==> flow/config.mk <==
export PLATFORM = sky130hd
export DESIGN_NAME = TopLevelModule
export DESIGN_NICKNAME = TopLevelModule
export VERILOG_FILES = /design/flow/design.v
export SDC_FILE = /design/flow/constraint.sdc
export NUM_CORES = 4
export LEC_CHECK = 0
export CAP_MARGIN = 20
export CORE_ASPECT_RATIO = 0.5
export CORE_MARGIN = 2
export CORE_UTILIZATION = 72
export CTS_CLUSTER_DIAMETER = 346
export CTS_CLUSTER_SIZE = 95
export SLEW_MARGIN = 20
export TNS_END_PERCENT = 5
==> flow/constraint.sdc <==
create_clock -name core_clock -period 8.5 [get_ports {clk}]
set_input_delay 1.7000 -clock core_clock [delete_from_list [all_inputs] [get_ports {clk}]]
set_output_delay 1.7000 -clock core_clock [all_outputs]
set_load 0.01 [all_outputs]
==> flow/design.v <==
module InputProcessor (
    input clk,               
    input [2:0] switches,    
    input confirm_key1,       
input confirm_key2,
    input reset_key,       
    output reg [2:0] column, 
    output reg confirm1,       
output reg confirm2,
    output reg reset        
);
    always @(posedge clk) begin
        column <= switches; 
    end
    always @(posedge clk) begin
        confirm1 <= !confirm_key1; 
	confirm2 <= !confirm_key2;
        reset <= !reset_key;      
    end
endmodule
module gameLogic(
    input clk,
    input reset,
    input [2:0] column,
    input player,
    input confirm_move,
    output reg [1:0] win,
    output reg [1:0] winner
);
    reg [83:0] grid;
    reg [83:0] grid_next;
    reg token_placed;
    reg confirm_prev;
    reg [1:0] win_next;
    wire [1:0] token = player ? 2'b01 : 2'b10;
    wire place = confirm_move && !confirm_prev;
    integer i, j;
function automatic [1:0] checkWin(input [83:0] g, input [1:0] playerToken);
    integer col, row, count, i;
begin
    checkWin = 2'b00;
    for (row = 0; row < 6; row = row + 1) begin
        count = 0;
        for (col = 0; col < 7; col = col + 1) begin
            if (g[(col*6+row)*2 +: 2] == playerToken) begin
                count = count + 1;
                if (count == 4) begin
                    checkWin = 2'b01;
                end
            end else count = 0;
        end
    end
    for (col = 0; col < 7; col = col + 1) begin
        count = 0;
        for (row = 0; row < 6; row = row + 1) begin
            if (g[(col*6+row)*2 +: 2] == playerToken) begin
                count = count + 1;
                if (count == 4) begin
                    checkWin = 2'b01;
                end
            end else count = 0;
        end
    end
    for (row = 0; row < 3; row = row + 1) begin
        for (col = 0; col < 4; col = col + 1) begin
            count = 0;
            for (i = 0; i < 4; i = i + 1) begin
                if (g[((col+i)*6+(row+i))*2 +: 2] == playerToken) begin
                    count = count + 1;
                    if (count == 4) begin
                        checkWin = 2'b01;
                    end
                end else count = 0;
            end
        end
    end
    for (row = 3; row < 6; row = row + 1) begin
        for (col = 0; col < 4; col = col + 1) begin
            count = 0;
            for (i = 0; i < 4; i = i + 1) begin
                if (g[((col+i)*6+(row-i))*2 +: 2] == playerToken) begin
                    count = count + 1;
                    if (count == 4) begin
                        checkWin = 2'b01;
                    end
                end else count = 0;
            end
        end
    end
end
endfunction
    always @* begin
        grid_next = grid;
        token_placed = 0;
        for (i = 0; i < 7; i = i + 1) begin
            if (column == i) begin
                for (j = 0; j < 6; j = j + 1) begin
                    if (!token_placed && grid[(i*6+j)*2 +: 2] == 2'b00) begin
                        grid_next[(i*6+j)*2 +: 2] = token;
                        token_placed = 1;
                    end
                end
            end
        end
        win_next = checkWin(grid_next, token);
    end
    always @(posedge clk) begin
        confirm_prev <= confirm_move;
    end
    always @(posedge clk or posedge reset) begin
        if (reset) begin
            grid <= 84'd0;
            win <= 2'b00;
            winner <= 2'b00;
        end else if (place && token_placed) begin
            grid <= grid_next;
            win <= win_next;
            winner <= win_next[0] ? token : 2'b00;
        end
    end
endmodule
module control(
    input clk,                 
    input reset,               
    input [2:0] column_select, 
    input confirm_move1,
    input confirm_move2,       
    output reg [1:0] current_player, 
    output reg game_over,      
	 output [1:0] winner
);
    parameter IDLE_STATE = 3'b000,
              PLAYER1_TURN = 3'b001,
              PLAYER2_TURN = 3'b010,
              CHECK_MOVE = 3'b011,
				  win_state = 3'b100;
    reg [2:0] state; 
wire confirm_move = (current_player==2'b01)?confirm_move1:confirm_move2;
    wire [1:0]win;
    gameLogic game_logic(
        .clk(clk),
        .reset(reset),
        .column(column_select),
        .player(current_player == 2'b01), 
        .confirm_move(confirm_move),
        .win(win),
		  .winner(winner)
    );
    always @(posedge clk or posedge reset) begin
        if (reset) begin
            state <= IDLE_STATE;
            current_player <= 2'b01;  
            game_over <= 0;
        end
        else begin
            case (state)
                IDLE_STATE: begin
                    if (confirm_move) begin
                        state <= CHECK_MOVE;
                    end
                end
                PLAYER1_TURN: begin
                    if (confirm_move) begin
                        state <= CHECK_MOVE;
                    end
                end
                PLAYER2_TURN: begin
                    if (confirm_move) begin
                        state <= CHECK_MOVE;
                    end
                end
                CHECK_MOVE: begin
                    if (win) begin
                        state <= win_state; 
                    end else begin
                        current_player <= (current_player == 2'b01) ? 2'b10 : 2'b01;
                        state <= (current_player == 2'b01) ? PLAYER1_TURN : PLAYER2_TURN;
                    end
                end
					 win_state: begin
					 game_over <= 1; 
					 end
                default: state <= IDLE_STATE;
            endcase
        end
    end
endmodule
module TopLevelModule(
    input clk,                    
    input [2:0] switches,        
    input confirm_key1,   
input confirm_key2,     
    input reset_key,            
    output [1:0] player_led,     
    output [1:0] winner_led           
);
    wire [2:0] column_select;
    wire confirm_move1;
wire confirm_move2;
    wire reset_game;
    wire [1:0] current_player;
    wire game_over;
    InputProcessor input_proc(
        .clk(clk),
        .switches(switches),
        .confirm_key1(confirm_key1),
        .confirm_key2(confirm_key2),
        .reset_key(reset_key),
        .column(column_select),
        .confirm1(confirm_move1),
.confirm2(confirm_move2),
        .reset(reset_game)
    );
    control control_unit(
        .clk(clk),
        .reset(reset_game),
        .column_select(column_select),
        .confirm_move1(confirm_move1),
        .confirm_move2(confirm_move2),
        .current_player(current_player),
        .game_over(game_over), .winner(winner_led)
    );
    assign player_led = current_player;
endmodule
==> flow/run.sh <==
#!/bin/bash
# the make line also repeats each setting of config.mk as NAME=value (left out here)
make -C /OpenROAD-flow-scripts/flow DESIGN_CONFIG=/design/flow/config.mk WORK_HOME=/design/flow/orfs CLKGATE_MAP_FILE= finish
==> results.py, run 1 <==
# Synthesis and PnR figures
metrics = {
    "clocking": {
        "post_cts_buffers": 0,
        "cts_num_sinks": 100,
        "cts_resized": 0,
        "cts_buffers": 9,
        "hold_buffers": 0,
        "clk_pin_slew_ps": 80,
        "clockBufferDepth": 2,
        "clockRootBuffer": "clkbuf_16",
        "htreeDepth": 3,
        "cts_tree": "done",
        "clk_latency_ps": 370,
    },
    "logic_synthesis": {
        "synthAdderAreaFrac_pct": 6.49,
        "yosysUniqueCellTypes": 90,
        "top_area_share_pct": 29.5,
        "most_common_cell": "nor2_1",
        "aoi_share_pct": 29.7,
        "avgSynthCellArea_um2": 8.75,
        "floorplan.nets": 928,
        "yosysSeqAreaShare_pct": 32.0,
        "async_reset_ff_share_pct": 93.0,
        "simple_gate_area_share_pct": 22.5,
        "ys_warn_count": 3,
        "xor_share_pct": 1.02,
        "yosysTopAreaCell": "dfrtp_1",
        "synth_cells": 881,
        "netlist_area_um2": 7710,
        "flop_cell": "dfrtp_1",
        "ys_top_cells_by_count": "nor2_1 (122), dfrtp_1 (91), inv_1 (56), ha_1 (40), nand2_1 (38)",
        "ys_sh_mux_pct": 3.44,
        "edf_count": 0,
        "ys_top_cells_by_area": "dfrtp_1 (30%), ha_1 (6.5%), nor2_1 (5.9%), a21o_1 (3.6%), o31ai_1 (3.6%)",
        "top_logic_kind": "AND-OR/OR-AND gates",
        "numSynthFlops": 100,
        "yosys_area_um2": 7710,
        "ys_cells": 881,
    },
    "pwr": {
        "pg_comb_mw": 1.52,
        "ir_drop_uv": 228,
        "power_density_nw_per_um2": 315,
        "netSwitchingPower_mw": 1.32,
        "clockPowerShare_pct": 16.9,
        "power_clock_mw": 0.437,
        "top_power_group": "combinational cells",
        "swShare_pct": 50.8,
        "p_int_mw": 1.27,
        "pg_seq_mw": 0.638,
        "p_comb_share_pct": 58.5,
        "power.leakage_nw": 3.90,
        "pwr-share-seq_pct": 24.6,
    },
    "global_routing": {
        "use_met2_pct": 64.7,
        "met1_usage_pct": 60.5,
        "top_usage_layer": "met2",
        "overflow": 0,
        "met3_usage_pct": 18.1,
        "grt_pass1_vias": 7419,
        "grt_pass1_wl_um": 40300,
        "antenna_found_initial": 1,
        "grt.total_usage_pct": 45.2,
        "grt_max_degree": 64,
    },
    "detailed_routing": {
        "drt_iter0_markers": 1260,
        "dr.pass1.iters": 8,
        "routedWlPerCell_um": 24.6,
        "antenna_left": 0,
        "drc": 0,
        "routed_via_density": 7.65,
        "via_count": 7829,
        "antenna-diode-count": 0,
        "wl_um": 25200,
    },
    "setup_path": {
        "slowest_delay_ps": 810,
        "criticalPathCategory": "reg2reg",
        "cp-end-kind": "register",
        "crit_chain": "or3_1 -> nor2_1 -> o311ai_0 -> nor2_1 -> ha_1 -> and3_1 -> ha_1 -> and2_1 -> ha_1 -> and2_1 -> ha_1 -> a32oi_1 -> and4_1 -> nand4_1 -> or4_1 -> nor4_4 -> a21oi_1",
        "cp_num_cells": 17,
        "crit_start": "input_proc.column[2]",
        "path_delay_family": "simple AND/OR/NAND/NOR gates",
        "cp_data_required_time_ps": 8740,
        "r2r_slack_ps": 2940,
        "crit_top_cell": "ha_1",
        "critPathArrivalTime_ps": 5790,
        "r2r_start": "input_proc.column[2]",
        "critPathSlowestCell": "o311ai_0",
        "reg2reg_depth": 17,
        "crit_fanout": 15,
        "startpoint_type": "register",
        "critPathBufInv": 0,
        "rr_endpoint": "control_unit.game_logic.winner[0]",
        "cp-endpoint": "control_unit.game_logic.winner[0]",
    },
    "floorplan": {
        "die_h_um": 77.2,
        "row_count": 26,
        "core_area_um2": 10300,
        "die_width_um": 150,
        "initial_core_util_pct": 74.7,
        "die_area_um2": 11600,
        "io_pins": 11,
    },
    "sta": {
        "fin_setup_tns_ps": 0,
        "worst_slew_pin_slew_ps": 1130,
        "slew_headroom_pct": 24.2,
        "fmax_mhz": 180,
        "holdWs_ps": 229,
        "min_period_ps": 5560,
        "rsz0062_at_grt": "no",
        "drv_slew": 0,
        "setup_violations": 0,
        "fin_worst_skew_ps": 12.0,
        "setup_slack_ps": 2940,
        "fin_crit_sh_pct": 65.4,
        "hold_viol_final": 0,
    },
    "layout": {
        "nets": 925,
        "finalInstanceArea_um2": 8220,
        "syn2layout_area_growth_pct": 6.67,
    },
    "worst_hold_path": {
        "worstHoldPathType": "reg2async",
    },
    "placed_design": {
        "hpwl_um": 18600,
        "io_buffers": 10,
        "place.gp.congestion": 1.14,
        "placed_area_um2": 7890,
        "place_ws_ps": 3190,
    },
    "run": {
        "warning_count": 30,
        "maxCapViolCount": 0,
    },
    "run_status": {
        "status": "no timing/DRC/antenna violations",
    },
}
## cell type report
type | count | area, um^2
well taps | 140 | 175
clock inverters | 7 | 91.3
clock buffers | 9 | 225
multi-input cells | 694 | 4900
inverters | 56 | 211
flip-flops and latches | 100 | 2470
fillers | 687 | 2090
repair buffers | 17 | 153
## per-layer routing
layer  share of wire, %  wire [um]
met3                 16       4050
met5               0.27         68
met2                 40      10200
met4                4.8       1200
met1                 38       9680
## per-stage QoR
step                power [mW]  instances  util (%)
floorplan                 1.63        881         -
global placement          2.01       1007      76.5
detailed placement        2.05       1007      76.5
CTS                       2.50       1023      79.6
global route              2.72       1023      79.7
finish                    2.59       1023      79.7
==> run 2: changes to the inputs <==
CORE_ASPECT_RATIO = default   (was 0.5)
CTS_CLUSTER_DIAMETER = 90   (was 346)
CTS_CLUSTER_SIZE = default   (was 95)
TNS_END_PERCENT = default   (was 5)
clock period = 6.71 ns   (was 8.5 ns; I/O delays follow)
==> run 2 against run 1 <==
  * Count of clock-buffer cells in the layout rose by 3
  * Routed wire length fell by 4.8%
  * Maximum frequency rose by 2.1%
  * Clock power fell by 5.3%
  * Hold slack improved by 51 ps
  * First-iteration DRC count fell by 3.9%
  * Global-route usage fell by 2.6 points
  * Sequential share of layout area rose by 0.50 points
  * Design area fell by 1.6%
  * Synthesized cell count did not move
  * Critical endpoint is now control_unit.game_logic.winner[1]
  * Non-clock buffer count fell by 1
  * Highest routed layer is now met4
==> results.py, run 2 <==
# Synthesis and PnR figures
metrics = {
    "sta": {
        "fin_crit_sh_pct": 81.1,
        "setup_violations": 0,
        "holdWs_ps": 280,
        "rsz0062_at_grt": "no",
        "fin_setup_tns_ps": 0,
        "worst_slew_pin_slew_ps": 1210,
        "fin_worst_skew_ps": 17.6,
        "min_period_ps": 5440,
        "setup_slack_ps": 1270,
        "drv_slew": 0,
        "fmax_mhz": 184,
        "hold_viol_final": 0,
        "slew_headroom_pct": 18.8,
    },
    "pwr": {
        "ir_drop_uv": 292,
        "pwr-share-seq_pct": 25.9,
        "p_comb_share_pct": 60.8,
        "swShare_pct": 51.1,
        "power_density_nw_per_um2": 387,
        "p_int_mw": 1.53,
        "netSwitchingPower_mw": 1.60,
        "power.leakage_nw": 3.85,
        "power_clock_mw": 0.414,
        "pg_comb_mw": 1.90,
        "top_power_group": "combinational cells",
        "power_mw": 3.13,
        "pg_seq_mw": 0.811,
        "clockPowerShare_pct": 13.3,
    },
    "setup_path": {
        "cp_num_cells": 17,
        "rr_endpoint": "control_unit.game_logic.winner[1]",
        "r2r_start": "input_proc.column[2]",
        "crit_chain": "or3_1 -> nor2_1 -> o311ai_0 -> nor2_1 -> ha_1 -> and3_1 -> ha_1 -> and2_1 -> ha_1 -> and2_1 -> ha_1 -> a32oi_1 -> and4_1 -> nand4_1 -> or4_1 -> nor4_4 -> a21oi_1",
        "critPathBufInv": 0,
        "crit_top_cell": "ha_1",
        "path_delay_family": "simple AND/OR/NAND/NOR gates",
        "slowest_delay_ps": 900,
        "startpoint_type": "register",
        "critPathSlowestCell": "o311ai_0",
        "criticalPathCategory": "reg2reg",
        "critPathArrivalTime_ps": 5700,
        "r2r_slack_ps": 1270,
        "cp-end-kind": "register",
        "crit_start": "input_proc.column[2]",
        "reg2reg_depth": 17,
        "crit_fanout": 15,
        "cp_data_required_time_ps": 6960,
        "cp-endpoint": "control_unit.game_logic.winner[1]",
    },
    "detailed_routing": {
        "drt_iter0_markers": 1211,
        "via_count": 7728,
        "antenna_left": 0,
        "routedWlPerCell_um": 23.6,
        "drc": 0,
        "antenna-diode-count": 0,
        "dr.pass1.iters": 9,
        "wl_um": 24000,
        "routed_via_density": 7.59,
    },
    "logic_synthesis": {
        "avgSynthCellArea_um2": 8.75,
        "flop_cell": "dfrtp_1",
        "numSynthFlops": 100,
        "edf_count": 0,
        "yosysUniqueCellTypes": 90,
        "simple_gate_area_share_pct": 22.5,
        "floorplan.nets": 928,
        "top_area_share_pct": 29.5,
        "most_common_cell": "nor2_1",
        "ys_top_cells_by_count": "nor2_1 (122), dfrtp_1 (91), inv_1 (56), ha_1 (40), nand2_1 (38)",
        "ys_warn_count": 3,
        "synth_cells": 881,
        "yosys_area_um2": 7710,
        "ys_cells": 881,
        "async_reset_ff_share_pct": 93.0,
        "yosysSeqAreaShare_pct": 32.0,
        "xor_share_pct": 1.02,
        "ys_top_cells_by_area": "dfrtp_1 (30%), ha_1 (6.5%), nor2_1 (5.9%), a21o_1 (3.6%), o31ai_1 (3.6%)",
        "ys_sh_mux_pct": 3.44,
        "aoi_share_pct": 29.7,
        "netlist_area_um2": 7710,
        "top_logic_kind": "AND-OR/OR-AND gates",
        "synthAdderAreaFrac_pct": 6.49,
        "yosysTopAreaCell": "dfrtp_1",
    },
    "layout": {
        "nets": 924,
        "syn2layout_area_growth_pct": 4.92,
        "stdcell_count": 1018,
        "n_fill_cell": 705,
        "finalInstanceArea_um2": 8090,
        "fin_util_pct": 78.0,
    },
    "global_routing": {
        "grt_max_degree": 55,
        "grt_pass1_wl_um": 37800,
        "grt.total_usage_pct": 42.5,
        "grt_pass1_vias": 7253,
        "antenna_found_initial": 0,
        "overflow": 0,
    },
    "floorplan": {
        "die_area_um2": 11500,
        "row_count": 37,
        "initial_core_util_pct": 74.3,
        "io_pins": 11,
        "die_width_um": 107,
        "die_h_um": 107,
        "core_area_um2": 10400,
    },
    "placed_design": {
        "io_buffers": 10,
        "place.gp.congestion": 1.08,
        "hpwl_um": 17800,
        "place_ws_ps": 1550,
        "post-place-cells": 1002,
        "placed_area_um2": 7880,
    },
    "clocking": {
        "clockRootBuffer": "clkbuf_8",
        "clockBufferDepth": 2,
        "cts_num_sinks": 100,
        "cts_resized": 0,
        "clk_latency_ps": 390,
        "hold_buffers": 0,
        "cts_tree": "done",
        "clk_pin_slew_ps": 110,
        "htreeDepth": 3,
        "post_cts_buffers": 0,
        "cts_buffers": 9,
    },
    "run": {
        "maxCapViolCount": 0,
        "warning_count": 30,
    },
    "worst_hold_path": {
        "worstHoldPathType": "reg2async",
    },
    "run_status": {
        "status": "no timing/DRC/antenna violations",
    },
}
[run 2: area by class of cell]
type                            instances  area, um^2  share of cell area, %
Timing Repair Buffer                   16         145                   1.79
Clock buffer                           12         145                   1.79
Clock inverter                          4        58.8                  0.727
Multi-Input combinational cell        694        4890                   60.4
Sequential cell                       100        2470                   30.5
Inverter                               56         211                   2.61
Tap cell                              136         170                   2.10
[run 2: layer usage]
layer  up-vias  share of wire [%]  wire, um  global-route usage (%)
li1       3371                  -         -                       -
met1      3670                 38      9090                    55.5
met2       540                 43     10400                    65.9
met3       147                 13      3060                    11.0
met4         0                6.0      1430                    21.1
met5         -                  0         0                       0
==> run 3: changes to the inputs <==
CTS_CLUSTER_DIAMETER = 400   (was 90)
CTS_CLUSTER_SIZE = 13   (was default)
HOLD_SLACK_MARGIN = -0.09   (was default)
PLACE_DENSITY = 0.35   (was default)
SETUP_SLACK_MARGIN = 1.67   (was default)
clock period = 5.63 ns   (was 6.71 ns; I/O delays follow)
==> run 3 against run 2 <==
  * Die size did not move
  * The flow now stops in global routing
  * Area after synthesis did not move
  * Synthesized cell count did not move
==> results.py, run 3 <==
# Physical implementation metrics
metrics = {
    "floorplan": {
        "die_width_um": 107,
        "die_area_um2": 11500,
        "row_count": 37,
        "die_h_um": 107,
        "core_area_um2": 10400,
        "io_pins": 11,
        "initial_core_util_pct": 74.3,
    },
    "logic_synthesis": {
        "synth_cells": 881,
        "ys_cells": 881,
        "netlist_area_um2": 7710,
        "yosysUniqueCellTypes": 90,
        "most_common_cell": "nor2_1",
        "synthAdderAreaFrac_pct": 6.49,
        "aoi_share_pct": 29.7,
        "top_area_share_pct": 29.5,
        "yosysSeqAreaShare_pct": 32.0,
        "avgSynthCellArea_um2": 8.75,
        "yosys_area_um2": 7710,
        "ys_warn_count": 3,
        "top_logic_kind": "AND-OR/OR-AND gates",
        "ys_top_cells_by_count": "nor2_1 (122), dfrtp_1 (91), inv_1 (56), ha_1 (40), nand2_1 (38)",
        "async_reset_ff_share_pct": 93.0,
        "simple_gate_area_share_pct": 22.5,
        "edf_count": 0,
        "yosysTopAreaCell": "dfrtp_1",
        "ys_top_cells_by_area": "dfrtp_1 (30%), ha_1 (6.5%), nor2_1 (5.9%), a21o_1 (3.6%), o31ai_1 (3.6%)",
        "floorplan.nets": 928,
        "numSynthFlops": 100,
        "ys_sh_mux_pct": 3.44,
        "flop_cell": "dfrtp_1",
        "xor_share_pct": 1.02,
    },
    "global_routing": {
        "grt.total_usage_pct": 75.2,
        "overflow": 107,
    },
    "clocking": {
        "cts_buffers": 9,
        "htreeDepth": 3,
        "clockBufferDepth": 2,
        "cts_num_sinks": 100,
        "clockRootBuffer": "clkbuf_8",
    },
    "run_status": {
        "status": "did not finish",
        "firstError": "[ERROR GRT-0232] Routing congestion too high. Check the congestion heatmap in the GUI.",
        "haltStage": "global routing",
    },
    "placed_design": {
        "hpwl_um": 18700,
        "place_ws_ps": 510,
        "place.gp.congestion": 1.05,
        "io_buffers": 10,
    },
}
[run 3: routing by layer]
metal / track usage [%] / GRT overflow
met1: 76.0 / 0
met2: 92.2 / 60
met3: 56.5 / 1
met4: 75.8 / 46
met5: 31.4 / 0
[run 3: through the flow]
stage / hold WS [ps] / power [mW] / utilization, % / std cells / cell area [um^2]
after CTS: 502 / 3.96 / 84.4 / 1069 / 8760
after detailed placement: 483 / 3.14 / 76.4 / 1006 / 7920
after global placement: 462 / 3.03 / 76.4 / 1006 / 7920
after floorplan: 451 / 2.51 / - / 881 / 7760
[run 3: repair_timing]
action,4_1_cts
endpoints found under the setup margin,48
cloned,2
setup buffers,45
resized,64
pin swaps,13
hold buffers,0
==> run 4: changes to the inputs <==
ABC_AREA = 1   (was default)
CAP_MARGIN = 0   (was 20)
CORE_UTILIZATION = 70   (was 72)
CTS_CLUSTER_DIAMETER = 319   (was 400)
CTS_CLUSTER_SIZE = 21   (was 13)
HOLD_SLACK_MARGIN = default   (was -0.09)
PLACE_DENSITY = default   (was 0.35)
SETUP_SLACK_MARGIN = default   (was 1.67)
clock period = 4.1 ns   (was 5.63 ns; I/O delays follow)
==> run 4 against run 3 <==
  * The run again fails in global routing
  * Die size is 3.5% higher
  * Synthesized cell count up 27%
  * Area after synthesis is 0.73% higher
==> results.py, run 4 <==
# Physical implementation metrics
metrics = {
    "logic_synthesis": {
        "flop_cell": "dfrtp_1",
        "top_area_share_pct": 29.3,
        "synth_cells": 1116,
        "top_logic_kind": "simple AND/OR/NAND/NOR gates",
        "yosysSeqAreaShare_pct": 31.8,
        "async_reset_ff_share_pct": 93.0,
        "avgSynthCellArea_um2": 6.96,
        "yosysTopAreaCell": "dfrtp_1",
        "aoi_share_pct": 16.7,
        "ys_top_cells_by_area": "dfrtp_1 (29%), inv_1 (9.9%), nand2_1 (9.1%), nor2_1 (8.8%), ha_1 (6.4%)",
        "yosys_area_um2": 7760,
        "ys_warn_count": 3,
        "synthAdderAreaFrac_pct": 6.45,
        "yosysUniqueCellTypes": 57,
        "simple_gate_area_share_pct": 31.4,
        "numSynthFlops": 100,
        "ys_sh_mux_pct": 0.516,
        "ys_top_cells_by_count": "inv_1 (204), nand2_1 (189), nor2_1 (181), dfrtp_1 (91), o21ai_0 (68)",
        "most_common_cell": "inv_1",
        "xor_share_pct": 1.13,
        "edf_count": 0,
        "netlist_area_um2": 7760,
        "floorplan.nets": 1163,
        "ys_cells": 1116,
    },
    "run_status": {
        "haltStage": "global routing",
        "firstError": "[ERROR GRT-0232] Routing congestion too high. Check the congestion heatmap in the GUI.",
        "status": "did not finish",
    },
    "floorplan": {
        "core_area_um2": 10800,
        "die_area_um2": 11900,
        "die_h_um": 109,
        "io_pins": 11,
        "die_width_um": 109,
        "initial_core_util_pct": 71.6,
        "row_count": 38,
    },
    "placed_design": {
        "place.gp.congestion": 0.970,
        "place_ws_ps": -407,
        "hpwl_um": 17700,
        "io_buffers": 10,
        "post-place-cells": 1415,
    },
    "clocking": {
        "clockRootBuffer": "clkbuf_8",
        "cts_num_sinks": 100,
        "htreeDepth": 3,
        "cts_buffers": 9,
        "hold_buffers": 0,
        "clockBufferDepth": 2,
    },
    "global_routing": {
        "grt.total_usage_pct": 94.5,
        "overflow": 682,
    },
}
==> run 4: routing by layer <==
layer / global-route usage (%) / overflow
met5: 39.3 / 3
met1: 85.1 / 18
met2: 118 / 455
met3: 74.2 / 13
met4: 111 / 193
==> run 4: per-stage QoR <==
stage | hold slack (ps) | cell area, um^2
after floorplan | 428 | 7770
after detailed placement | 307 | 9250
after global placement | 286 | 9250
after CTS | 309 | 9970
==> run 4: repair_timing <==
item	4_1_cts
gates cloned	2
pin swaps	32
gates resized	54
setup endpoints to repair	22
setup buffers	32
==> run 5: changes to the inputs <==
ABC_AREA = default   (was 1)
CAP_MARGIN = 20   (was 0)
CELL_PAD_IN_SITES_DETAIL_PLACEMENT = 0   (was default)
CORE_ASPECT_RATIO = 0.68   (was default)
CORE_UTILIZATION = 40   (was 70)
CTS_CLUSTER_DIAMETER = default   (was 319)
CTS_CLUSTER_SIZE = default   (was 21)
GPL_TIMING_DRIVEN = 1   (was default)
HOLD_SLACK_MARGIN = 0.01   (was default)
TNS_END_PERCENT = 80   (was default)
clock period = 6.97 ns   (was 4.1 ns; I/O delays follow)
==> run 5 against run 4 <==
  * The run now finishes clean
  * Synthesized cell count fell by 21%
  * Die size increased by 71%
  * Area after synthesis decreased by 0.73%
==> results.py, run 5 <==
# Synthesis and PnR figures
metrics = {
    "clocking": {
        "post_cts_buffers": 0,
        "clk_latency_ps": 370,
        "cts_num_sinks": 100,
        "clockRootBuffer": "clkbuf_16",
        "cts_resized": 0,
        "cts_buffers": 9,
        "clk_pin_slew_ps": 80,
        "clockBufferDepth": 2,
        "hold_buffers": 0,
        "htreeDepth": 3,
        "cts_tree": "done",
    },
    "placed_design": {
        "hpwl_um": 19300,
        "place_ws_ps": 1710,
        "io_buffers": 10,
        "place.gp.congestion": 0.985,
    },
    "pwr": {
        "pg_comb_mw": 1.80,
        "power_density_nw_per_um2": 371,
        "ir_drop_uv": 147,
        "power_clock_mw": 0.536,
        "p_int_mw": 1.56,
        "swShare_pct": 49.9,
        "pg_seq_mw": 0.775,
        "power.leakage_nw": 3.92,
        "netSwitchingPower_mw": 1.55,
        "top_power_group": "combinational cells",
        "p_comb_share_pct": 57.9,
        "pwr-share-seq_pct": 24.9,
        "clockPowerShare_pct": 17.2,
    },
    "detailed_routing": {
        "antenna_left": 0,
        "routedWlPerCell_um": 21.7,
        "wl_um": 24900,
        "dr.pass1.iters": 7,
        "drt_iter0_markers": 839,
        "via_count": 7243,
        "antenna-diode-count": 0,
        "drc": 0,
        "routed_via_density": 6.32,
    },
    "setup_path": {
        "startpoint_type": "register",
        "slowest_delay_ps": 720,
        "cp-end-kind": "register",
        "r2r_start": "control_unit.current_player[0]",
        "critPathArrivalTime_ps": 5560,
        "reg2reg_depth": 15,
        "crit_start": "control_unit.current_player[0]",
        "critPathBufInv": 2,
        "r2r_slack_ps": 1650,
        "path_delay_family": "simple AND/OR/NAND/NOR gates",
        "rr_endpoint": "control_unit.game_logic.winner[1]",
        "critPathSlowestCell": "nor2b_4",
        "cp_data_required_time_ps": 7210,
        "cp_num_cells": 15,
        "crit_chain": "nor2b_4 -> buf_4 -> buf_4 -> mux2_2 -> or2_2 -> nor2_1 -> ha_1 -> and2_1 -> ha_1 -> a32oi_1 -> and4_1 -> nand4_1 -> or4_1 -> nor4_4 -> a21oi_1",
        "crit_fanout": 23,
        "cp-endpoint": "control_unit.game_logic.winner[1]",
        "criticalPathCategory": "reg2reg",
    },
    "sta": {
        "drv_slew": 0,
        "min_period_ps": 5320,
        "slew_headroom_pct": 22.4,
        "rsz0062_at_grt": "no",
        "setup_violations": 0,
        "worst_slew_pin_slew_ps": 1150,
        "fmax_mhz": 188,
        "setup_slack_ps": 1650,
        "fin_setup_tns_ps": 0,
        "fin_worst_skew_ps": 11.2,
        "hold_viol_final": 0,
        "fin_crit_sh_pct": 76.4,
    },
    "logic_synthesis": {
        "aoi_share_pct": 29.7,
        "yosysSeqAreaShare_pct": 32.0,
        "simple_gate_area_share_pct": 22.5,
        "xor_share_pct": 1.02,
        "top_logic_kind": "AND-OR/OR-AND gates",
        "yosysTopAreaCell": "dfrtp_1",
        "synth_cells": 881,
        "ys_sh_mux_pct": 3.44,
        "synthAdderAreaFrac_pct": 6.49,
        "edf_count": 0,
        "yosys_area_um2": 7710,
        "avgSynthCellArea_um2": 8.75,
        "ys_top_cells_by_area": "dfrtp_1 (30%), ha_1 (6.5%), nor2_1 (5.9%), a21o_1 (3.6%), o31ai_1 (3.6%)",
        "ys_warn_count": 3,
        "top_area_share_pct": 29.5,
        "async_reset_ff_share_pct": 93.0,
        "flop_cell": "dfrtp_1",
        "yosysUniqueCellTypes": 90,
        "netlist_area_um2": 7710,
        "floorplan.nets": 928,
        "most_common_cell": "nor2_1",
        "ys_cells": 881,
        "ys_top_cells_by_count": "nor2_1 (122), dfrtp_1 (91), inv_1 (56), ha_1 (40), nand2_1 (38)",
        "numSynthFlops": 100,
    },
    "global_routing": {
        "grt_pass1_wl_um": 38800,
        "grt.total_usage_pct": 25.0,
        "grt_max_degree": 59,
        "antenna_found_initial": 0,
        "grt_pass1_vias": 6599,
        "overflow": 0,
    },
    "floorplan": {
        "die_h_um": 118,
        "row_count": 41,
        "io_pins": 11,
        "die_width_um": 172,
        "die_area_um2": 20400,
        "core_area_um2": 18700,
        "initial_core_util_pct": 41.2,
    },
    "layout": {
        "nets": 930,
        "n_fill_cell": 1858,
        "syn2layout_area_growth_pct": 8.94,
    },
    "run": {
        "maxCapViolCount": 0,
        "warning_count": 28,
    },
    "worst_hold_path": {
        "worstHoldPathType": "reg2async",
    },
    "run_status": {
        "status": "no timing/DRC/antenna violations",
    },
}
run 5: cell type report:
| cell class | count | area (um^2) | area share (%) |
|---|---|---|---|
| clock buffers | 9 | 225 | 2.68 |
| clock inverters | 7 | 91.3 | 1.09 |
| inverters | 56 | 213 | 2.53 |
| multi-input cells | 694 | 4880 | 58.2 |
| flip-flops and latches | 100 | 2470 | 29.4 |
| well taps | 258 | 323 | 3.84 |
| repair buffers | 22 | 190 | 2.26 |
run 5: through the flow:
| stage | power, mW | utilization [%] | cells | hold WS (ps) | area (um^2) |
|---|---|---|---|---|---|
| final | 3.11 | 44.8 | 1146 | 237 | 8400 |
| after global routing | 3.32 | 44.8 | 1146 | 293 | 8400 |
| after CTS | 3.07 | 44.8 | 1146 | 258 | 8400 |
| after detailed placement | 2.52 | 43.2 | 1130 | 249 | 8080 |
| after global placement | 2.52 | 43.2 | 1130 | 250 | 8080 |
| after floorplan | 1.99 | - | 881 | 451 | 7710 |
run 5: routing by layer:
layer	track usage (%)	vias up	share of wire, %
met4	5.30	0	1.4
met3	7.84	31	11
li1	-	3398	-
met1	39.5	3525	49
met5	0	-	0
met2	32.3	289	38
==> run 6: changes to the inputs <==
CELL_PAD_IN_SITES_DETAIL_PLACEMENT = default   (was 0)
CORE_ASPECT_RATIO = default   (was 0.68)
CORE_UTILIZATION = 72   (was 40)
CTS_CLUSTER_DIAMETER = 133   (was default)
CTS_CLUSTER_SIZE = 13   (was default)
GPL_TIMING_DRIVEN = default   (was 1)
HOLD_SLACK_MARGIN = default   (was 0.01)
PLACE_DENSITY_LB_ADDON = 0.2   (was default)
SETUP_SLACK_MARGIN = 1.67   (was default)
TNS_END_PERCENT = default   (was 80)
clock period = 5.77 ns   (was 6.97 ns; I/O delays follow)
==> run 6 against run 5 <==
  * Sequential power is 21% higher
  * Register-to-register slack got worse by 550 ps
  * Sequential cell count unchanged
  * Global-route usage is 19 points higher
  * Design area rose by 4.3%
  * Clock skew fell by 3.5 ps
==> results.py, run 6 <==
# Synthesis and PnR figures
metrics = {
    "run_status": {
        "status": "no timing/DRC/antenna violations",
    },
    "detailed_routing": {
        "routedWlPerCell_um": 24.9,
        "antenna_left": 0,
        "wl_um": 26400,
        "via_count": 8065,
        "routed_via_density": 7.62,
        "antenna-diode-count": 0,
        "drt_iter0_markers": 1455,
        "drc": 0,
        "dr.pass1.iters": 9,
    },
    "logic_synthesis": {
        "simple_gate_area_share_pct": 22.5,
        "aoi_share_pct": 29.7,
        "yosys_area_um2": 7710,
        "yosysTopAreaCell": "dfrtp_1",
        "flop_cell": "dfrtp_1",
        "top_area_share_pct": 29.5,
        "avgSynthCellArea_um2": 8.75,
        "ys_top_cells_by_area": "dfrtp_1 (30%), ha_1 (6.5%), nor2_1 (5.9%), a21o_1 (3.6%), o31ai_1 (3.6%)",
        "yosysSeqAreaShare_pct": 32.0,
        "most_common_cell": "nor2_1",
        "xor_share_pct": 1.02,
        "top_logic_kind": "AND-OR/OR-AND gates",
        "synth_cells": 881,
        "synthAdderAreaFrac_pct": 6.49,
        "ys_top_cells_by_count": "nor2_1 (122), dfrtp_1 (91), inv_1 (56), ha_1 (40), nand2_1 (38)",
        "yosysUniqueCellTypes": 90,
        "floorplan.nets": 928,
        "ys_warn_count": 3,
        "async_reset_ff_share_pct": 93.0,
        "numSynthFlops": 100,
        "netlist_area_um2": 7710,
        "edf_count": 0,
        "ys_sh_mux_pct": 3.44,
        "ys_cells": 881,
    },
    "setup_path": {
        "crit_top_cell": "ha_1",
        "startpoint_type": "register",
        "r2r_slack_ps": 1100,
        "cp-end-kind": "register",
        "slowest_delay_ps": 690,
        "critPathBufInv": 3,
        "crit_fanout": 5,
        "criticalPathCategory": "reg2reg",
        "r2r_start": "control_unit.current_player[0]",
        "crit_chain": "nor2b_4 -> buf_6 -> buf_6 -> nor2_2 -> a221o_2 -> buf_4 -> nor2_1 -> ha_1 -> and3_1 -> ha_1 -> and2_1 -> ha_1 -> and3_1 -> o22ai_1 -> a211o_1 -> o311ai_0 -> a311oi_1 -> a21oi_1",
        "cp_num_cells": 18,
        "cp-endpoint": "control_unit.game_logic.winner[1]",
        "cp_data_required_time_ps": 6050,
        "path_delay_family": "AND-OR/OR-AND gates",
        "reg2reg_depth": 18,
        "crit_start": "control_unit.current_player[0]",
        "critPathArrivalTime_ps": 4950,
        "rr_endpoint": "control_unit.game_logic.winner[1]",
        "critPathSlowestCell": "dfstp_4",
    },
    "pwr": {
        "power_clock_mw": 0.510,
        "ir_drop_uv": 378,
        "pg_seq_mw": 0.941,
        "pg_comb_mw": 2.66,
        "swShare_pct": 48.9,
        "p_comb_share_pct": 64.7,
        "netSwitchingPower_mw": 2.01,
        "pwr-share-seq_pct": 22.9,
        "top_power_group": "combinational cells",
        "p_int_mw": 2.10,
        "clockPowerShare_pct": 12.4,
        "power_density_nw_per_um2": 469,
        "power.leakage_nw": 4.10,
    },
    "global_routing": {
        "grt_pass1_wl_um": 39000,
        "antenna_found_initial": 0,
        "grt.total_usage_pct": 43.9,
        "grt_pass1_vias": 7483,
        "overflow": 0,
        "grt_max_degree": 94,
    },
    "floorplan": {
        "core_area_um2": 10400,
        "die_area_um2": 11500,
        "die_h_um": 107,
        "row_count": 37,
        "die_width_um": 107,
        "initial_core_util_pct": 74.3,
        "io_pins": 11,
    },
    "run": {
        "warning_count": 31,
        "maxCapViolCount": 0,
    },
    "layout": {
        "n_fill_cell": 593,
        "stdcell_count": 1058,
        "fin_util_pct": 84.5,
        "nets": 964,
        "syn2layout_area_growth_pct": 13.7,
        "finalInstanceArea_um2": 8760,
    },
    "placed_design": {
        "io_buffers": 10,
        "post-place-cells": 1005,
        "placed_area_um2": 7910,
        "place.gp.congestion": 1.16,
        "hpwl_um": 17900,
    },
    "sta": {
        "fin_worst_skew_ps": 7.72,
        "drv_slew": 0,
        "hold_viol_final": 0,
        "fmax_mhz": 214,
        "worst_slew_pin_slew_ps": 940,
        "fin_setup_tns_ps": 0,
        "min_period_ps": 4670,
        "slew_headroom_pct": 36.8,
        "rsz0062_at_grt": "yes",
        "setup_violations": 0,
        "fin_crit_sh_pct": 80.9,
    },
    "clocking": {
        "cts_num_sinks": 100,
        "clockRootBuffer": "clkbuf_8",
        "cts_tree": "done",
        "cts_buffers": 9,
        "hold_buffers": 0,
        "htreeDepth": 3,
        "clk_pin_slew_ps": 90,
        "clockBufferDepth": 2,
        "clk_latency_ps": 410,
    },
    "worst_hold_path": {
        "worstHoldPathType": "reg2async",
    },
}
==> run 6: cell type report <==
class                   count  area (um^2)  share of cell area, %
multi-input cells         695         5180                   59.1
inverters                  56          211                   2.41
clock buffers               9          124                   1.41
flip-flops and latches    100         2490                   28.4
repair buffers             55          493                   5.63
clock inverters             7         98.8                   1.13
well taps                 136          170                   1.94
==> run 6: timing repair <==
action	in CTS	in global routing
endpoints found under the setup margin	11	16
cloned	1	1
endpoints found under the hold margin	0	0
gates resized	38	33
buffers inserted	14	21
pin swaps	4	15
==> run 6: routing by layer <==
metal / up-vias / global-route usage, % / part of all wire (%)
met4: 0 / 21.0 / 7.1
met1: 3819 / 56.0 / 37
met2: 609 / 68.6 / 44
li1: 3448 / - / -
met3: 189 / 12.8 / 12
met5: - / 0 / 0
==> run 6: per-stage QoR <==
stage                     hold slack, ps  setup WS (ps)  power [mW]
final                                447           1100        4.11
after global routing                 513           1000        4.27
after CTS                            497           1260        3.68
after detailed placement             481            707        3.02
after global placement               468            997        2.93
after floorplan                      451           1440        2.45
==> run 7: changes to the inputs <==
CELL_PAD_IN_SITES_GLOBAL_PLACEMENT = 1   (was default)
CORE_UTILIZATION = 29   (was 72)
CTS_CLUSTER_DIAMETER = default   (was 133)
CTS_CLUSTER_SIZE = default   (was 13)
GPL_TIMING_DRIVEN = 1   (was default)
MIN_ROUTING_LAYER = met2   (was default)
PLACE_DENSITY = 0.46   (was default)
PLACE_DENSITY_LB_ADDON = default   (was 0.2)
SETUP_SLACK_MARGIN = 2.61   (was 1.67)
SLEW_MARGIN = 10   (was 20)
clock period = 9.6 ns   (was 5.77 ns; I/O delays follow)
==> run 7 against run 6 <==
  * Global-route usage shrank 9.6 points
  * Still clean on timing, DRC and antenna
  * Non-clock buffer count is 26 lower
  * Largest cell class unchanged
  * Sequential power fell by 39%
==> results.py, run 7 <==
# Synthesis and PnR figures
metrics = {
    "logic_synthesis": {
        "ys_top_cells_by_area": "dfrtp_1 (30%), ha_1 (6.5%), nor2_1 (5.9%), a21o_1 (3.6%), o31ai_1 (3.6%)",
        "synth_cells": 881,
        "simple_gate_area_share_pct": 22.5,
        "numSynthFlops": 100,
        "async_reset_ff_share_pct": 93.0,
        "avgSynthCellArea_um2": 8.75,
        "netlist_area_um2": 7710,
        "edf_count": 0,
        "flop_cell": "dfrtp_1",
        "floorplan.nets": 928,
        "ys_top_cells_by_count": "nor2_1 (122), dfrtp_1 (91), inv_1 (56), ha_1 (40), nand2_1 (38)",
        "yosysUniqueCellTypes": 90,
        "yosysSeqAreaShare_pct": 32.0,
        "xor_share_pct": 1.02,
        "aoi_share_pct": 29.7,
        "ys_warn_count": 3,
        "synthAdderAreaFrac_pct": 6.49,
        "ys_sh_mux_pct": 3.44,
        "top_logic_kind": "AND-OR/OR-AND gates",
        "top_area_share_pct": 29.5,
        "most_common_cell": "nor2_1",
        "yosysTopAreaCell": "dfrtp_1",
        "ys_cells": 881,
        "yosys_area_um2": 7710,
    },
    "sta": {
        "slew_headroom_pct": 24.6,
        "fin_setup_tns_ps": 0,
        "hold_viol_final": 0,
        "drv_slew": 0,
        "rsz0062_at_grt": "no",
        "fin_crit_sh_pct": 61.1,
        "min_period_ps": 5860,
        "fmax_mhz": 171,
        "setup_violations": 0,
        "fin_worst_skew_ps": 10.4,
        "worst_slew_pin_slew_ps": 1120,
        "setup_slack_ps": 3740,
    },
    "global_routing": {
        "grt_pass1_wl_um": 47400,
        "grt_max_degree": 55,
        "antenna_found_initial": 0,
        "grt.total_usage_pct": 34.3,
        "overflow": 0,
        "grt_pass1_vias": 11085,
    },
    "detailed_routing": {
        "routedWlPerCell_um": 26.1,
        "m1WireLength_um": 0,
        "dr_wl_met3_um": 13700,
        "via_count": 10085,
        "met2_length_um": 16100,
        "antenna_left": 0,
        "wl_um": 32100,
        "dr.pass1.iters": 6,
        "routed_via_density": 8.20,
        "antenna-diode-count": 0,
        "drt_iter0_markers": 1820,
        "drc": 0,
        "top_layer": "met5",
    },
    "pwr": {
        "p_comb_share_pct": 60.2,
        "power.leakage_nw": 3.95,
        "netSwitchingPower_mw": 1.26,
        "power_density_nw_per_um2": 282,
        "pwr-share-seq_pct": 23.8,
        "top_power_group": "combinational cells",
        "clockPowerShare_pct": 16.0,
        "pg_seq_mw": 0.573,
        "p_int_mw": 1.15,
        "pg_comb_mw": 1.45,
        "swShare_pct": 52.3,
        "ir_drop_uv": 91.1,
        "power_clock_mw": 0.384,
    },
    "setup_path": {
        "criticalPathCategory": "reg2reg",
        "cp_data_required_time_ps": 9830,
        "crit_chain": "or3b_1 -> o311ai_1 -> nand2_1 -> o21ai_2 -> inv_1 -> ha_1 -> and3_1 -> ha_1 -> and3_1 -> ha_1 -> inv_1 -> a22o_1 -> a311oi_1 -> a2111oi_2 -> a211o_1 -> nor4_4 -> a21oi_1",
        "path_delay_family": "AND-OR/OR-AND gates",
        "r2r_slack_ps": 3740,
        "critPathBufInv": 2,
        "crit_fanout": 14,
        "startpoint_type": "register",
        "cp_num_cells": 17,
        "slowest_delay_ps": 770,
        "crit_top_cell": "ha_1",
        "r2r_start": "input_proc.column[0]",
        "critPathSlowestCell": "dfxtp_1",
        "critPathArrivalTime_ps": 6090,
        "crit_start": "input_proc.column[0]",
        "cp-endpoint": "control_unit.game_logic.win[0]",
        "rr_endpoint": "control_unit.game_logic.win[0]",
        "reg2reg_depth": 17,
        "cp-end-kind": "register",
    },
    "clocking": {
        "cts_num_sinks": 100,
        "cts_tree": "done",
        "cts_buffers": 9,
        "clockRootBuffer": "clkbuf_16",
        "clockBufferDepth": 2,
        "post_cts_buffers": 0,
        "cts_resized": 0,
        "hold_buffers": 0,
        "clk_latency_ps": 370,
        "htreeDepth": 3,
        "clk_pin_slew_ps": 80,
    },
    "layout": {
        "syn2layout_area_growth_pct": 10.6,
        "register_area_um2": 2470,
        "final-comb-area_um2": 4880,
        "nets": 937,
        "n_fill_cell": 2752,
    },
    "run_status": {
        "status": "no timing/DRC/antenna violations",
    },
    "run": {
        "maxCapViolCount": 0,
        "warning_count": 28,
    },
    "floorplan": {
        "die_h_um": 167,
        "core_area_um2": 26100,
        "io_pins": 11,
        "die_area_um2": 27900,
        "die_width_um": 167,
        "initial_core_util_pct": 29.6,
        "row_count": 59,
    },
    "placed_design": {
        "place_ws_ps": 3840,
        "hpwl_um": 24200,
        "place.gp.congestion": 1.02,
        "io_buffers": 10,
    },
    "worst_hold_path": {
        "worstHoldPathType": "reg2async",
    },
}
[run 7: area by class of cell]
type / count / area share, %
Clock inverter: 7 / 0.793
Multi-Input combinational cell: 694 / 57.3
Tap cell: 335 / 4.92
Timing Repair Buffer: 29 / 2.88
Sequential cell: 100 / 29.0
Inverter: 56 / 2.50
Clock buffer: 9 / 2.64
[run 7: stage by stage]
stage / cell area [um^2] / std cells / power [mW] / utilization, % / hold WS [ps]
floorplan: 7710 / 881 / 1.44 / - / 451
global placement: 8200 / 1210 / 1.95 / 31.5 / 272
detailed placement: 8200 / 1210 / 1.95 / 31.5 / 288
CTS: 8490 / 1226 / 2.34 / 32.6 / 297
global route: 8520 / 1230 / 2.57 / 32.7 / 336
finish: 8520 / 1230 / 2.40 / 32.7 / 289
[run 7: layer usage]
metal  vias to the layer above  track usage [%]
li1                       3352                -
met1                      3470                -
met2                      3006             39.2
met3                       242             48.3
met4                        15             6.82
met5                         -             12.9
==> run 8: changes to the inputs <==
CELL_PAD_IN_SITES_DETAIL_PLACEMENT = 0   (was default)
CELL_PAD_IN_SITES_GLOBAL_PLACEMENT = default   (was 1)
CORE_ASPECT_RATIO = 1.15   (was default)
CORE_UTILIZATION = 31   (was 29)
CTS_CLUSTER_SIZE = 84   (was default)
GPL_ROUTABILITY_DRIVEN = 1   (was default)
GPL_TIMING_DRIVEN = 0   (was 1)
MAX_ROUTING_LAYER = met5   (was default)
MIN_ROUTING_LAYER = default   (was met2)
PLACE_DENSITY = default   (was 0.46)
SETUP_SLACK_MARGIN = 1.31   (was 2.61)
SLEW_MARGIN = 35   (was 10)
clock period = 5.25 ns   (was 9.6 ns; I/O delays follow)
==> run 8 against run 7 <==
  * Power grew 110%
  * Highest routed layer is now met4
  * Area after synthesis is the same
  * Critical path depth grew 3
  * Die size shrank 6.3%
  * Still clean on timing, DRC and antenna
==> results.py, run 8 <==
# Synthesis and PnR figures
metrics = {
    "run_status": {
        "status": "no timing/DRC/antenna violations",
    },
    "pwr": {
        "p_int_mw": 2.69,
        "top_power_group": "combinational cells",
        "power_density_nw_per_um2": 527,
        "swShare_pct": 47.3,
        "pg_comb_mw": 3.44,
        "pg_seq_mw": 1.00,
        "ir_drop_uv": 262,
        "p_comb_share_pct": 67.4,
        "power.leakage_nw": 4.35,
        "netSwitchingPower_mw": 2.42,
        "pwr-share-seq_pct": 19.6,
        "power_clock_mw": 0.665,
        "clockPowerShare_pct": 13.0,
    },
    "sta": {
        "fin_worst_skew_ps": 10.8,
        "hold_viol_final": 0,
        "fin_crit_sh_pct": 86.2,
        "fin_setup_tns_ps": 0,
        "fmax_mhz": 221,
        "worst_slew_pin_slew_ps": 927,
        "holdWs_ps": 215,
        "rsz0062_at_grt": "yes",
        "min_period_ps": 4530,
        "drv_slew": 0,
        "setup_violations": 0,
        "slew_headroom_pct": 38.2,
    },
    "setup_path": {
        "critPathBufInv": 3,
        "reg2reg_depth": 20,
        "critPathSlowestCell": "dfstp_2",
        "path_delay_family": "simple AND/OR/NAND/NOR gates",
        "crit_start": "control_unit.current_player[0]",
        "r2r_slack_ps": 720,
        "startpoint_type": "register",
        "crit_chain": "nor2b_4 -> buf_12 -> buf_12 -> nor2_2 -> a221o_2 -> buf_8 -> nor2_4 -> ha_4 -> and3_4 -> ha_4 -> and2_4 -> ha_4 -> and2_4 -> ha_4 -> a32oi_2 -> and4_1 -> nand4_1 -> or4_4 -> nor4_4 -> a21oi_1",
        "critPathArrivalTime_ps": 4770,
        "cp-endpoint": "control_unit.game_logic.win[0]",
        "rr_endpoint": "control_unit.game_logic.win[0]",
        "slowest_delay_ps": 570,
        "cp_num_cells": 20,
        "crit_top_cell": "ha_4",
        "criticalPathCategory": "reg2reg",
        "crit_fanout": 6,
        "r2r_start": "control_unit.current_player[0]",
        "cp-end-kind": "register",
        "cp_data_required_time_ps": 5490,
    },
    "logic_synthesis": {
        "simple_gate_area_share_pct": 22.5,
        "ys_top_cells_by_count": "nor2_1 (122), dfrtp_1 (91), inv_1 (56), ha_1 (40), nand2_1 (38)",
        "most_common_cell": "nor2_1",
        "yosysUniqueCellTypes": 90,
        "xor_share_pct": 1.02,
        "avgSynthCellArea_um2": 8.75,
        "yosysSeqAreaShare_pct": 32.0,
        "top_logic_kind": "AND-OR/OR-AND gates",
        "ys_sh_mux_pct": 3.44,
        "async_reset_ff_share_pct": 93.0,
        "top_area_share_pct": 29.5,
        "yosysTopAreaCell": "dfrtp_1",
        "edf_count": 0,
        "ys_warn_count": 3,
        "numSynthFlops": 100,
        "ys_cells": 881,
        "netlist_area_um2": 7710,
        "synth_cells": 881,
        "yosys_area_um2": 7710,
        "synthAdderAreaFrac_pct": 6.49,
        "flop_cell": "dfrtp_1",
        "ys_top_cells_by_area": "dfrtp_1 (30%), ha_1 (6.5%), nor2_1 (5.9%), a21o_1 (3.6%), o31ai_1 (3.6%)",
        "floorplan.nets": 928,
        "aoi_share_pct": 29.7,
    },
    "detailed_routing": {
        "routedWlPerCell_um": 21.4,
        "routed_via_density": 5.92,
        "antenna-diode-count": 0,
        "wl_um": 27400,
        "drt_iter0_markers": 601,
        "antenna_left": 0,
        "dr.pass1.iters": 5,
        "drc": 0,
        "via_count": 7573,
    },
    "clocking": {
        "clockRootBuffer": "clkbuf_16",
        "cts_buffers": 9,
        "cts_tree": "done",
        "htreeDepth": 3,
        "hold_buffers": 0,
        "clockBufferDepth": 2,
        "cts_num_sinks": 100,
        "clk_pin_slew_ps": 70,
        "clk_latency_ps": 370,
    },
    "floorplan": {
        "die_area_um2": 26100,
        "row_count": 61,
        "core_area_um2": 24300,
        "initial_core_util_pct": 31.8,
        "io_pins": 11,
        "die_width_um": 151,
        "die_h_um": 173,
    },
    "global_routing": {
        "grt.total_usage_pct": 21.2,
        "grt_pass1_vias": 7307,
        "grt_max_degree": 56,
        "overflow": 0,
        "antenna_found_initial": 0,
        "grt_pass1_wl_um": 42100,
    },
    "run": {
        "maxCapViolCount": 0,
        "warning_count": 31,
    },
    "placed_design": {
        "io_buffers": 10,
        "hpwl_um": 20100,
        "place.gp.congestion": 0.971,
    },
    "worst_hold_path": {
        "worstHoldPathType": "reg2async",
    },
    "layout": {
        "nets": 1007,
        "syn2layout_area_growth_pct": 25.8,
    },
}
[run 8: per-stage QoR]
stage / cells / util, % / area [um^2] / total power, mW / setup WS (ps)
final: 1280 / 40.0 / 9700 / 5.11 / 723
after global routing: 1280 / 40.0 / 9700 / 5.39 / 619
after CTS: 1257 / 37.9 / 9200 / 4.72 / 592
after detailed placement: 1207 / 34.2 / 8300 / 3.48 / 12.0
after global placement: 1206 / 34.0 / 8250 / 3.47 / 35.6
after floorplan: 881 / - / 7760 / 2.69 / 923
[run 8: layer usage]
| metal | track usage, % | up-vias | wire length (um) |
|---|---|---|---|
| met4 | 10.2 | 0 | 1650 |
| met5 | 0 | - | 0 |
| met1 | 27.3 | 3700 | 11500 |
| met2 | 34.4 | 253 | 12900 |
| met3 | 3.32 | 88 | 1400 |
| li1 | - | 3532 | - |
[run 8: area by class of cell]
cell class | count | area [um^2]
flip-flops and latches | 100 | 2480
fillers | 2456 | 14600
multi-input cells | 694 | 5450
well taps | 315 | 394
clock inverters | 7 | 58.8
plain buffers | 31 | 323
clock buffers | 9 | 225
inverters | 56 | 215
repair buffers | 68 | 559
[run 8: what timing repair did]
action | 4_1_cts | 5_1_grt
resized | 66 | 76
buffers inserted | 34 | 23
setup endpoints to repair | 12 | 31
pin swaps | 23 | 26
==> run 9: changes to the inputs <==
ABC_AREA = 1   (was default)
CORE_ASPECT_RATIO = 1.04   (was 1.15)
CORE_UTILIZATION = 60   (was 31)
CTS_CLUSTER_DIAMETER = 375   (was default)
GPL_ROUTABILITY_DRIVEN = 0   (was 1)
MAX_ROUTING_LAYER = met4   (was met5)
PLACE_DENSITY_LB_ADDON = 0.26   (was default)
SETUP_SLACK_MARGIN = default   (was 1.31)
SLEW_MARGIN = 15   (was 35)
==> run 9 against run 8 <==
  * Sequential power is about 20% lower
  * Die size is 47% lower
  * Core utilization is 27 points higher
  * First-iteration DRC count is 16% higher
  * Design area is 13% lower
  * Global-route usage is 10 points higher
  * Synthesized cell count is 27% higher
  * Critical path depth is 18 higher
  * Still clean on timing, DRC and antenna
  * Clock power is 8.6% higher
  * Combinational power is 42% lower
  * Cell count is 3.0% higher
==> results.py, run 9 <==
# Synthesis and PnR figures
metrics = {
    "detailed_routing": {
        "drc": 0,
        "drt_iter0_markers": 696,
        "routed_via_density": 5.71,
        "via_count": 7538,
        "routedWlPerCell_um": 15.2,
        "wl_um": 20000,
        "antenna-diode-count": 0,
        "dr.pass1.iters": 6,
        "antenna_left": 0,
    },
    "global_routing": {
        "grt.total_usage_pct": 31.2,
        "grt_max_degree": 65,
        "grt_pass1_vias": 6830,
        "antenna_found_initial": 0,
        "grt_pass1_wl_um": 33100,
        "overflow": 0,
    },
    "sta": {
        "min_period_ps": 4800,
        "fin_setup_tns_ps": 0,
        "worst_slew_pin_slew_ps": 1120,
        "hold_viol_final": 0,
        "setup_slack_ps": 452,
        "fin_crit_sh_pct": 91.4,
        "rsz0062_at_grt": "no",
        "fmax_mhz": 208,
        "setup_violations": 0,
        "fin_worst_skew_ps": 11.2,
        "drv_slew": 0,
        "slew_headroom_pct": 25.0,
    },
    "floorplan": {
        "initial_core_util_pct": 61.3,
        "core_area_um2": 12700,
        "die_area_um2": 13900,
        "io_pins": 11,
        "die_h_um": 120,
        "row_count": 42,
        "die_width_um": 116,
    },
    "placed_design": {
        "io_buffers": 10,
        "post-place-cells": 1303,
        "hpwl_um": 15400,
        "placed_area_um2": 8110,
        "place_ws_ps": 146,
    },
    "layout": {
        "register_area_um2": 2470,
        "n_fill_cell": 1079,
        "final-comb-area_um2": 4380,
        "syn2layout_area_growth_pct": 8.99,
        "nets": 1185,
        "stdcell_count": 1319,
        "finalInstanceArea_um2": 8460,
    },
    "pwr": {
        "p_comb_share_pct": 56.7,
        "power.leakage_nw": 4.29,
        "swShare_pct": 48.5,
        "p_int_mw": 1.83,
        "ir_drop_uv": 329,
        "power_density_nw_per_um2": 419,
        "top_power_group": "combinational cells",
        "pwr-share-seq_pct": 22.9,
        "pg_seq_mw": 0.813,
        "netSwitchingPower_mw": 1.72,
        "pg_comb_mw": 2.01,
        "clockPowerShare_pct": 20.4,
        "power_clock_mw": 0.722,
    },
    "run": {
        "maxCapViolCount": 0,
        "warning_count": 28,
    },
    "logic_synthesis": {
        "top_logic_kind": "simple AND/OR/NAND/NOR gates",
        "ys_top_cells_by_area": "dfrtp_1 (29%), inv_1 (9.9%), nand2_1 (9.1%), nor2_1 (8.8%), ha_1 (6.4%)",
        "yosys_area_um2": 7760,
        "yosysSeqAreaShare_pct": 31.8,
        "ys_top_cells_by_count": "inv_1 (204), nand2_1 (189), nor2_1 (181), dfrtp_1 (91), o21ai_0 (68)",
        "ys_warn_count": 3,
        "xor_share_pct": 1.13,
        "flop_cell": "dfrtp_1",
        "ys_sh_mux_pct": 0.516,
        "netlist_area_um2": 7760,
        "yosysUniqueCellTypes": 57,
        "floorplan.nets": 1163,
        "most_common_cell": "inv_1",
        "yosysTopAreaCell": "dfrtp_1",
        "synth_cells": 1116,
        "aoi_share_pct": 16.7,
        "top_area_share_pct": 29.3,
        "numSynthFlops": 100,
        "simple_gate_area_share_pct": 31.4,
        "edf_count": 0,
        "avgSynthCellArea_um2": 6.96,
        "ys_cells": 1116,
        "async_reset_ff_share_pct": 93.0,
        "synthAdderAreaFrac_pct": 6.45,
    },
    "setup_path": {
        "cp_num_cells": 38,
        "cp-endpoint": "control_unit.game_logic.winner[1]",
        "rr_endpoint": "control_unit.game_logic.winner[1]",
        "r2r_slack_ps": 450,
        "criticalPathCategory": "reg2reg",
        "cp_data_required_time_ps": 5490,
        "crit_start": "control_unit.current_player[0]",
        "reg2reg_depth": 38,
        "path_delay_family": "simple AND/OR/NAND/NOR gates",
        "cp-end-kind": "register",
        "critPathArrivalTime_ps": 5040,
        "startpoint_type": "register",
        "crit_top_cell": "nor2_1",
        "crit_fanout": 7,
        "r2r_start": "control_unit.current_player[0]",
        "critPathBufInv": 6,
        "slowest_delay_ps": 540,
        "critPathSlowestCell": "dfstp_2",
    },
    "clocking": {
        "cts_num_sinks": 100,
        "clockBufferDepth": 2,
        "clk_pin_slew_ps": 70,
        "cts_tree": "done",
        "cts_resized": 0,
        "post_cts_buffers": 0,
        "hold_buffers": 0,
        "htreeDepth": 3,
        "clockRootBuffer": "clkbuf_16",
        "cts_buffers": 9,
        "clk_latency_ps": 350,
    },
    "run_status": {
        "status": "no timing/DRC/antenna violations",
    },
    "worst_hold_path": {
        "worstHoldPathType": "reg2async",
    },
}
## run 9: metrics by stage
step                hold slack, ps  utilization (%)  total power [mW]
floorplan                      428                -              2.21
CTS                            220             66.6              3.49
detailed placement             222             64.1              2.77
global route                   240             66.8              3.80
global placement               451             63.8              2.73
finish                         208             66.8              3.54
## run 9: cell type report
class,instances,share of cell area [%]
buffer,26,1.54
clock buffer,9,2.66
clock inverter,7,1.17
inverter,215,9.57
multi-input combinational,775,51.8
sequential,100,29.2
tap,176,2.60
timing repair buffer,11,1.51
## run 9: routing by layer
metal / up-vias / share of wire, % / track usage [%] / wire length, um
met1: 3471 / 45 / 44.1 / 8950
met4: 0 / 2.9 / 9.94 / 580
li1: 3712 / - / - / -
met3: 52 / 8.1 / 4.70 / 1620
met5: - / 0 / - / 0
met2: 303 / 44 / 46.4 / 8890
==> run 10: changes to the inputs <==
CORE_ASPECT_RATIO = 0.82   (was 1.04)
CTS_CLUSTER_DIAMETER = 102   (was 375)
GPL_ROUTABILITY_DRIVEN = 1   (was 0)
GPL_TIMING_DRIVEN = 1   (was 0)
PLACE_DENSITY_LB_ADDON = default   (was 0.26)
SETUP_SLACK_MARGIN = 0.76   (was default)
SLEW_MARGIN = 35   (was 15)
==> run 10 against run 9 <==
  * Sequential cell count unchanged
  * Clock skew about the same
  * Cell count up 2.8%
  * Critical endpoint unchanged
==> results.py, run 10 <==
# Synthesis and PnR figures
metrics = {
    "run_status": {
        "status": "no timing/DRC/antenna violations",
    },
    "sta": {
        "holdWs_ps": 202,
        "hold_viol_final": 0,
        "fmax_mhz": 214,
        "min_period_ps": 4680,
        "drv_slew": 0,
        "fin_crit_sh_pct": 89.1,
        "rsz0062_at_grt": "yes",
        "worst_slew_pin_slew_ps": 1120,
        "fin_worst_skew_ps": 11.7,
        "fin_setup_tns_ps": 0,
        "slew_headroom_pct": 25.4,
        "setup_violations": 0,
    },
    "floorplan": {
        "die_area_um2": 13900,
        "row_count": 37,
        "die_h_um": 107,
        "die_width_um": 130,
        "io_pins": 11,
        "initial_core_util_pct": 61.7,
        "core_area_um2": 12600,
    },
    "setup_path": {
        "cp-endpoint": "control_unit.game_logic.winner[1]",
        "slowest_delay_ps": 540,
        "path_delay_family": "simple AND/OR/NAND/NOR gates",
        "criticalPathCategory": "reg2reg",
        "r2r_start": "control_unit.current_player[0]",
        "cp-end-kind": "register",
        "rr_endpoint": "control_unit.game_logic.winner[1]",
        "critPathBufInv": 5,
        "cp_num_cells": 35,
        "crit_fanout": 5,
        "reg2reg_depth": 35,
        "startpoint_type": "register",
        "r2r_slack_ps": 570,
        "critPathArrivalTime_ps": 4930,
        "crit_top_cell": "nor2_1",
        "crit_start": "control_unit.current_player[0]",
        "cp_data_required_time_ps": 5500,
        "critPathSlowestCell": "dfstp_2",
    },
    "pwr": {
        "pwr-share-seq_pct": 21.3,
        "top_power_group": "combinational cells",
        "pg_seq_mw": 0.816,
        "power_clock_mw": 0.668,
        "p_comb_share_pct": 61.3,
        "clockPowerShare_pct": 17.4,
        "swShare_pct": 48.7,
        "p_int_mw": 1.97,
        "power.leakage_nw": 4.55,
        "pg_comb_mw": 2.35,
        "power_density_nw_per_um2": 422,
        "ir_drop_uv": 338,
        "netSwitchingPower_mw": 1.87,
    },
    "clocking": {
        "cts_buffers": 9,
        "hold_buffers": 0,
        "clockBufferDepth": 2,
        "clockRootBuffer": "clkbuf_16",
        "clk_latency_ps": 360,
        "cts_tree": "done",
        "cts_num_sinks": 100,
        "clk_pin_slew_ps": 80,
        "htreeDepth": 3,
    },
    "placed_design": {
        "place.gp.congestion": 0.972,
        "hpwl_um": 14900,
        "io_buffers": 10,
    },
    "logic_synthesis": {
        "netlist_area_um2": 7760,
        "ys_top_cells_by_count": "inv_1 (204), nand2_1 (189), nor2_1 (181), dfrtp_1 (91), o21ai_0 (68)",
        "aoi_share_pct": 16.7,
        "ys_cells": 1116,
        "top_area_share_pct": 29.3,
        "ys_warn_count": 3,
        "top_logic_kind": "simple AND/OR/NAND/NOR gates",
        "yosysUniqueCellTypes": 57,
        "most_common_cell": "inv_1",
        "async_reset_ff_share_pct": 93.0,
        "yosys_area_um2": 7760,
        "avgSynthCellArea_um2": 6.96,
        "synth_cells": 1116,
        "flop_cell": "dfrtp_1",
        "ys_sh_mux_pct": 0.516,
        "simple_gate_area_share_pct": 31.4,
        "yosysTopAreaCell": "dfrtp_1",
        "xor_share_pct": 1.13,
        "synthAdderAreaFrac_pct": 6.45,
        "floorplan.nets": 1163,
        "numSynthFlops": 100,
        "edf_count": 0,
        "yosysSeqAreaShare_pct": 31.8,
        "ys_top_cells_by_area": "dfrtp_1 (29%), inv_1 (9.9%), nand2_1 (9.1%), nor2_1 (8.8%), ha_1 (6.4%)",
    },
    "global_routing": {
        "met3_usage_pct": 7.63,
        "top_usage_layer": "met1",
        "grt_pass1_wl_um": 33600,
        "grt.total_usage_pct": 31.8,
        "antenna_found_initial": 0,
        "grt_pass1_vias": 6702,
        "use_met2_pct": 42.9,
        "overflow": 0,
        "grt_max_degree": 65,
        "met1_usage_pct": 48.3,
    },
    "run": {
        "maxCapViolCount": 0,
        "warning_count": 32,
    },
    "layout": {
        "register_area_um2": 2470,
        "nets": 1223,
        "final-comb-area_um2": 4620,
        "syn2layout_area_growth_pct": 17.0,
        "n_fill_cell": 1050,
    },
    "detailed_routing": {
        "antenna-diode-count": 0,
        "via_count": 7723,
        "wl_um": 21400,
        "routedWlPerCell_um": 15.8,
        "drc": 0,
        "dr.pass1.iters": 5,
        "routed_via_density": 5.70,
        "drt_iter0_markers": 799,
        "antenna_left": 0,
    },
    "worst_hold_path": {
        "worstHoldPathType": "reg2async",
    },
}
run 10: what timing repair did:
action                                 CTS  global route
setup buffers                           13            37
gates cloned                             1             0
endpoints found under the hold margin    0             0
gates resized                           20            69
pin swaps                               15            41
setup endpoints to repair                3            43
run 10: cell type report:
cell class | instances | share of cell area [%]
multi-input cells | 775 | 50.9
flip-flops and latches | 100 | 27.2
inverters | 215 | 9.02
repair buffers | 75 | 7.26
clock buffers | 10 | 2.52
well taps | 175 | 2.41
clock inverters | 6 | 0.661
run 10: through the flow:
| stage | instance area, um^2 | cells | util [%] | setup WS (ps) | power [mW] |
|---|---|---|---|---|---|
| 6_report | 9080 | 1356 | 72.1 | 572 | 3.83 |
| 4_1_cts | 8570 | 1319 | 68.1 | 561 | 3.52 |
| 5_1_grt | 9080 | 1356 | 72.1 | 175 | 4.14 |
| 2_1_floorplan | 7760 | 1116 | - | 1050 | 2.21 |
| 3_3_place_gp | 8080 | 1288 | 64.2 | 650 | 2.70 |
| 3_5_place_dp | 8090 | 1289 | 64.2 | 393 | 2.71 |
run 10: layer usage:
metal	part of all wire (%)	vias up
met5	0	-
met4	1.9	0
met3	8.9	48
met2	41	323
met1	48	3579
li1	-	3773
No activity file was given, so power comes from the tool's default toggle rates.
